Design FPA_final, start of the top module:
module FPA_final (
input clk,
input rst,
input [31 : 0] in1,
input [31 : 0] in2,
output [31 : 0] OUT
);
wire [31 : 0]A;
wire [31 : 0]B;
wire [31 : 0]C;
Registers operand1_reg (clk,rst, in1, A);
Registers operand2_reg (clk, rst, in2, B);
FPA B1 ( .A(A), .B(B), .Sum(C), .Cout(), .of());
Registers output_reg (clk,rst, C, OUT);
endmodule
==> flow/config.mk <==
export PLATFORM = sky130hd
export DESIGN_NAME = FPA_final
export DESIGN_NICKNAME = FPA_final
export VERILOG_FILES = /design/flow/design.v
export SDC_FILE = /design/flow/constraint.sdc
export NUM_CORES = 4
export LEC_CHECK = 0
export CAP_MARGIN = 40
export CELL_PAD_IN_SITES_DETAIL_PLACEMENT = 2
export CORE_MARGIN = 2
export CORE_UTILIZATION = 66
export CTS_CLUSTER_SIZE = 93
export GPL_TIMING_DRIVEN = 0
export MAX_ROUTING_LAYER = met4
export MIN_ROUTING_LAYER = met2
export SETUP_SLACK_MARGIN = -0.65
export SLEW_MARGIN = 20
==> flow/constraint.sdc <==
create_clock -name core_clock -period 27.1 [get_ports {clk}]
set_input_delay 5.4200 -clock core_clock [delete_from_list [all_inputs] [get_ports {clk}]]
set_output_delay 5.4200 -clock core_clock [all_outputs]
set_load 0.01 [all_outputs]
run.sh (not shown) runs the stock make flow with config.mk's settings and CLKGATE_MAP_FILE=.
The baseline ended with an error in 3_5_place_dp (DPL-0033).
Change:
- CAP_MARGIN: 40 -> 20
- CELL_PAD_IN_SITES_DETAIL_PLACEMENT: 2 -> not set
- CORE_MARGIN: 2 -> 9
- CORE_UTILIZATION: 66 -> 50
- CTS_CLUSTER_SIZE: 93 -> not set
- PLACE_DENSITY_LB_ADDON: not set -> 0.25
- SETUP_SLACK_MARGIN: -0.65 -> not set
- clock period: 27.1 -> 22.0 ns (I/O delays scaled with it)
Effect: The new run ended with an error in 5_1_grt; die area is higher by 52%; area after synthesis stays the same; synthesized cell count is unchanged.
Change:
- CORE_MARGIN: 9 -> 2
- CORE_UTILIZATION: 50 -> 40
- CTS_CLUSTER_SIZE: not set -> 35
- MAX_ROUTING_LAYER: met4 -> not set
- PLACE_DENSITY_LB_ADDON: 0.25 -> not set
- SLEW_MARGIN: 20 -> 15
Effect: The new run died in 5_1_grt on GRT-0116; die size climbs by 7.5%; area after synthesis does not change; synthesized cell count stays the same.
Change:
- CORE_UTILIZATION: 40 -> 59
- CTS_CLUSTER_SIZE: 35 -> not set
- GPL_TIMING_DRIVEN: 0 -> not set
- MIN_ROUTING_LAYER: met2 -> not set
- SLEW_MARGIN: 15 -> 20
- clock period: 22.0 -> 11.2 ns (I/O delays scaled with it)
=> The changed run did not get past 5_1_grt, error GRT-0232; area after synthesis does not change; die size shrinks by a quarter to a third; synthesized cell count is unchanged.
Change:
- clock period: 11.2 -> 20.0 ns (I/O delays scaled with it)
Effect: With this change the flow went through all stages and came out clean; synthesized cell count stays the same; die size stays the same; synthesized area does not change.

========
juniper:
Starting RTL as in the previous note.
export LEC_CHECK = 0
export CAP_MARGIN = 20
export CORE_MARGIN = 2
export CORE_UTILIZATION = 45
export SETUP_SLACK_MARGIN = -0.41
export SLEW_MARGIN = 20
create_clock -name core_clock -period 11.1 [get_ports {clk}]
[flow] juniper | stages: complete | final checks: fail | reason: setup timing
--- input diff juniper..yarrow ---
- swapping 45 for 64 in CORE_UTILIZATION
- clearing SETUP_SLACK_MARGIN, which used to be -0.41
- swapping 11.1 for 14.5 in the clock period (ns, I/O delays scaled along)
Findings:
Across juniper and yarrow, no clean finish was achieved.
| juniper | all stages done | FAIL | setup timing |
Re total nets after synthesis: no difference whatsoever between juniper and yarrow.
Pre-CTS setup slack: yarrow better than juniper
Post-placement cell count, juniper and yarrow: larger value in juniper
Against juniper, die area in yarrow fell by more than a quarter.
> inputs changed (yarrow -> fjord)
- ABC_AREA newly set to 1
- TNS_END_PERCENT newly set to 15
- the clock period (ns, I/O delays scaled along) changed from 14.5 to 13.8
Findings:
Of yarrow and fjord, not a single run came through the flow clean.
Taking yarrow as 1.0, fjord lands at 1.09 on buffer count from post-CTS setup fixing.
The lower sequential element share of the synthesized area of yarrow and fjord is in yarrow.
The and-or/or-and share of the synthesized area reported for fjord is smaller than that of yarrow by 11 points.
Per the comparison of fjord with yarrow, synthesized area divided by synthesized cell count dropped 18%, total of cells resized after clock tree synthesis dropped about 28%, width of the chip dropped 2.1 um, number of standard-cell rows in the floorplan dropped 1, I/O pin count barely changed.
Looking at synthesized area, fjord sits 2.6% lower than yarrow does.
Xor/xnor share of the synthesized area came out lower on fjord than on yarrow.
Diff yarrow and fjord: area fraction in and, or, nand and nor cells lower in yarrow
[inputs] lagoon vs fjord
- an added CTS_CLUSTER_SIZE of 98
- a change of CORE_UTILIZATION from 64 to 72
- an added PLACE_DENSITY of 0.37
### Flow results
- fjord → lagoon: xor-xnor portion of the synthesized cell area shows no meaningful change, half-perimeter wire length after detailed placement moved up, number of instances in the synthesized netlist flat, chip footprint shrank by about 11%, weighted congestion at the end of routability-driven global placement picked up an extra about 5.6%.
- lagoon never completed; the flow aborted with a tool error in clock tree synthesis (4_1_cts).
- Count of flip-flops with a built-in enable after synthesis came out exactly the same in lagoon and fjord.

========
## build 28
Starting RTL as in the previous note.
// FPA_final
module FPA_final (
input clk,
input rst,
input [31 : 0] in1,
input [31 : 0] in2,
output [31 : 0] OUT
);
wire [31 : 0]A;
wire [31 : 0]B;
wire [31 : 0]C;
Registers operand1_reg (clk,rst, in1, A);
Registers operand2_reg (clk, rst, in2, B);
FPA B1 ( .A(A), .B(B), .Sum(C), .Cout(), .of());
Registers output_reg (clk,rst, C, OUT);
endmodule
make LEC_CHECK=0 CAP_MARGIN=20 CORE_MARGIN=2 CORE_UTILIZATION=70 CTS_CLUSTER_SIZE=30 SLEW_MARGIN=20 finish   # period 12.4 ns
Build 28 failed in detailed placement with DPL-0033.
Modified inputs, build 56 compared to build 28
- removing CTS_CLUSTER_SIZE (formerly 30)
- changing CORE_UTILIZATION from 70 to 40
- changing the clock period (ns, I/O delays scaled along) from 12.4 to 20.0
Notes after the runs:
Per the comparison of build 56 with build 28, effective utilization at floorplan -32 points; chip footprint +73%. Relative to build 28, standard-cell row count has increased by 35% in build 56. Re mux contribution to synthesized area: no difference whatsoever between build 28 and build 56. Reported for build 56 and build 28, complex-gate fraction of the synthesized area turned out identical to the last digit. Comparing build 28 against build 56, there is no change at all in share of synthesized area occupied by flip-flops and latches. From build 56 to build 28, gate count after technology mapping did not move at all. Apart from build 28, each of build 56 and build 28 ends the flow with a layout that passes the timing, DRC and antenna checks. Compared with build 28, build 56 shows width of the die that has gone up by more than a quarter. Area of the core (build 56 / build 28): 1.8. Build 56 vs build 28, vertical die dimension went up by 31%. Cell total in the yosys stat output: build 28 vs build 56 identical.
diff inputs: build 56 => build 12
- a change of CORE_UTILIZATION from 40 to 58
- a change of the clock period (ns, I/O delays scaled along) from 20.0 to 11.6
[summary]
Build 12 never completed; the flow aborted with a tool error in global routing.
Diff build 56 -> build 12: worst slack after detailed placement dropped 5.06 ns, area of the core down about 30%, H-tree level count ~0 delta, post-synthesis chip area from yosys barely changed.
Build 12 gives more total instance count after detailed placement than build 56 did.
Die size, build 12 and build 56: higher on build 56
Per the comparison of build 12 with build 56, number of rows created at floorplan down 13; effective utilization at floorplan up 19 points.
